## module_mini_cpu
module module_mini_cpu(
    input clk,               
    input rst,               
    input power,             
    input send,              
    input [17:0] switches,   
    output wire [7:0] data,  
    output wire rs,          
    output wire rw,          
    output wire en,          
    output wire lcd_on,      
    output wire lcd_blon     
);
    localparam OFF        = 3'd0;
    localparam IDLE       = 3'd1;
    localparam FETCH      = 3'd2;
    localparam DECODE     = 3'd3;
    localparam EXECUTE    = 3'd4;
    localparam UPDATE_LCD = 3'd5;
    reg [2:0] state;
    reg system_on;
    reg prev_power;
    reg prev_send;
    reg [2:0] opcode;
    reg [3:0] dest_reg;
    reg [3:0] src1_reg;
    reg [3:0] src2_reg;
    reg [15:0] immediate;
    reg use_immediate;
    reg is_load;
    wire [15:0] mem_read_data1;
    wire [15:0] mem_read_data2;
    reg [3:0] mem_read_addr1;
    reg [3:0] mem_read_addr2;
    reg [3:0] mem_write_addr;
    reg [15:0] mem_write_data;
  ...
make LEC_CHECK=0 CAP_MARGIN=20 CELL_PAD_IN_SITES_DETAIL_PLACEMENT=2 CORE_MARGIN=2 CORE_UTILIZATION=47 CTS_CLUSTER_SIZE=26 MAX_ROUTING_LAYER=met4 MIN_ROUTING_LAYER=met2 PLACE_DENSITY=0.67 SLEW_MARGIN=20 finish   # period 30.2 ns
run.sh (not shown) runs the stock make flow with config.mk's settings and CLKGATE_MAP_FILE=.
The first run ended with an error in global routing (5_1_grt) (GRT-0116).
Then changed:
- CELL_PAD_IN_SITES_DETAIL_PLACEMENT: 2 -> unset
- CORE_UTILIZATION: 47 -> 65
- CTS_CLUSTER_SIZE: 26 -> unset
- MAX_ROUTING_LAYER: met4 -> unset
- MIN_ROUTING_LAYER: met2 -> unset
- PLACE_DENSITY: 0.67 -> 0.6
- clock period: 30.2 -> 14.7 ns (I/O delays scaled with it)
Effect: The new run completed with no timing, DRC or antenna violations. Area after synthesis does not change. Die size came out lower by 27%. Synthesized cell count does not change.
Then changed:
- CORE_UTILIZATION: 65 -> 66
- PLACE_DENSITY: 0.6 -> unset
- SETUP_SLACK_MARGIN: unset -> 3.21
- clock period: 14.7 -> 12.9 ns (I/O delays scaled with it)
After rerunning: This time the run finished but failed the layout checks on negative setup slack. Combinational power increases by well over a third. Sequential share of layout area decreases by 2.7 points. Design area increases by roughly a tenth. Core utilization increases by 9.6 points. Routed wire length increases by about a fifth. Synthesized area does not change. Die area decreases slightly. Non-clock buffer count increases by 314. Global-route usage increases by 5.3 points.

========
Starting RTL as in the previous note.
==> flow/config.mk <==
export PLATFORM = sky130hd
export DESIGN_NAME = module_mini_cpu
export DESIGN_NICKNAME = module_mini_cpu
export VERILOG_FILES = /design/flow/design.v
export SDC_FILE = /design/flow/constraint.sdc
export NUM_CORES = 4
export LEC_CHECK = 0
export CAP_MARGIN = 10
export CELL_PAD_IN_SITES_GLOBAL_PLACEMENT = 3
export CORE_ASPECT_RATIO = 1.05
export CORE_MARGIN = 2
export CORE_UTILIZATION = 50
export CTS_CLUSTER_SIZE = 56
export GPL_ROUTABILITY_DRIVEN = 1
export GPL_TIMING_DRIVEN = 1
export MIN_ROUTING_LAYER = met2
export PLACE_DENSITY_LB_ADDON = 0.04
export SETUP_SLACK_MARGIN = 1.97
export SLEW_MARGIN = 20
==> flow/constraint.sdc <==
create_clock -name core_clock -period 19.0 [get_ports {clk}]
set_input_delay 3.8000 -clock core_clock [delete_from_list [all_inputs] [get_ports {clk}]]
set_output_delay 3.8000 -clock core_clock [all_outputs]
set_load 0.01 [all_outputs]
The first run died in global placement without I/O (3_1_place_gp_skip_io).
Change:
==> flow/config.mk (replaced) <==
export PLATFORM = sky130hd
export DESIGN_NAME = module_mini_cpu
export DESIGN_NICKNAME = module_mini_cpu
export VERILOG_FILES = /design/flow/design.v
export SDC_FILE = /design/flow/constraint.sdc
export NUM_CORES = 4
export LEC_CHECK = 0
export CAP_MARGIN = 20
export CORE_MARGIN = 2
export CORE_UTILIZATION = 72
export CTS_CLUSTER_SIZE = 35
export SLEW_MARGIN = 20
==> flow/constraint.sdc (replaced) <==
create_clock -name core_clock -period 14.4 [get_ports {clk}]
set_input_delay 2.8800 -clock core_clock [delete_from_list [all_inputs] [get_ports {clk}]]
set_output_delay 2.8800 -clock core_clock [all_outputs]
set_load 0.01 [all_outputs]
What happened: The new run completed without violations; synthesized cell count stays the same; die area falls by 30%; synthesized area stays the same.
Change:
--- a/flow/config.mk
+++ b/flow/config.mk
@@ -10,2 +10,3 @@
-export CORE_UTILIZATION = 72
-export CTS_CLUSTER_SIZE = 35
+export CORE_UTILIZATION = 65
+export CTS_CLUSTER_DIAMETER = 268
+export PLACE_DENSITY = 0.6
==> flow/constraint.sdc (replaced) <==
create_clock -name core_clock -period 13.2 [get_ports {clk}]
set_input_delay 2.6400 -clock core_clock [delete_from_list [all_inputs] [get_ports {clk}]]
set_output_delay 2.6400 -clock core_clock [all_outputs]
set_load 0.01 [all_outputs]
Result:
- This time the run completed, yet does not pass: negative setup slack
- core utilization drops by 4.8 points
- routed wire length went up by about 3.2%
- worst setup slack is worse by 810 ps
- hold slack degrades by 9.5 ps
- synthesized area is unchanged
- sequential power climbs by about 9%
- die size rose by about 10%
- sequential cell count does not change
- final area went up by 3.5%
- critical path depth is higher by 3
Change:
--- a/flow/config.mk
+++ b/flow/config.mk
@@ -7,0 +8 @@
+export ABC_AREA = 1
@@ -10 +11 @@
-export CORE_UTILIZATION = 65
+export CORE_UTILIZATION = 69
==> flow/constraint.sdc (replaced) <==
create_clock -name core_clock -period 11.5 [get_ports {clk}]
set_input_delay 2.3000 -clock core_clock [delete_from_list [all_inputs] [get_ports {clk}]]
set_output_delay 2.3000 -clock core_clock [all_outputs]
set_load 0.01 [all_outputs]
Result: The new run went through all stages and came out clean. Total power climbs by 15%. Count of clock-buffer cells in the layout drops by 3. Cell area drops by 5.5%. Die size drops by 8.1%. Synthesized area drops by 2.5%. Flip-flop count is unchanged. Global-route usage climbs by 0.51 points. Fmax climbs by 22%. Core utilization climbs by 2.4 points. Worst setup slack gets better by 720 ps.
Change:
--- a/flow/config.mk
+++ b/flow/config.mk
@@ -8 +7,0 @@
-export ABC_AREA = 1
@@ -11,2 +10 @@
-export CORE_UTILIZATION = 69
-export CTS_CLUSTER_DIAMETER = 268
+export CORE_UTILIZATION = 40
==> flow/constraint.sdc (replaced) <==
create_clock -name core_clock -period 18.2 [get_ports {clk}]
set_input_delay 3.6400 -clock core_clock [delete_from_list [all_inputs] [get_ports {clk}]]
set_output_delay 3.6400 -clock core_clock [all_outputs]
set_load 0.01 [all_outputs]
Result:
- The new run completed without violations
- power fell by about 40%
- clock power fell by 38%
- synthesized area rose by 2.6%
- worst setup slack improved by 1200 ps
- cell count fell by 8.2%
- final area rose by 0.85%
- maximum frequency fell by 33%
- sequential share of layout area fell by 0.22 points
Power is estimated from default activity; no workload was simulated.
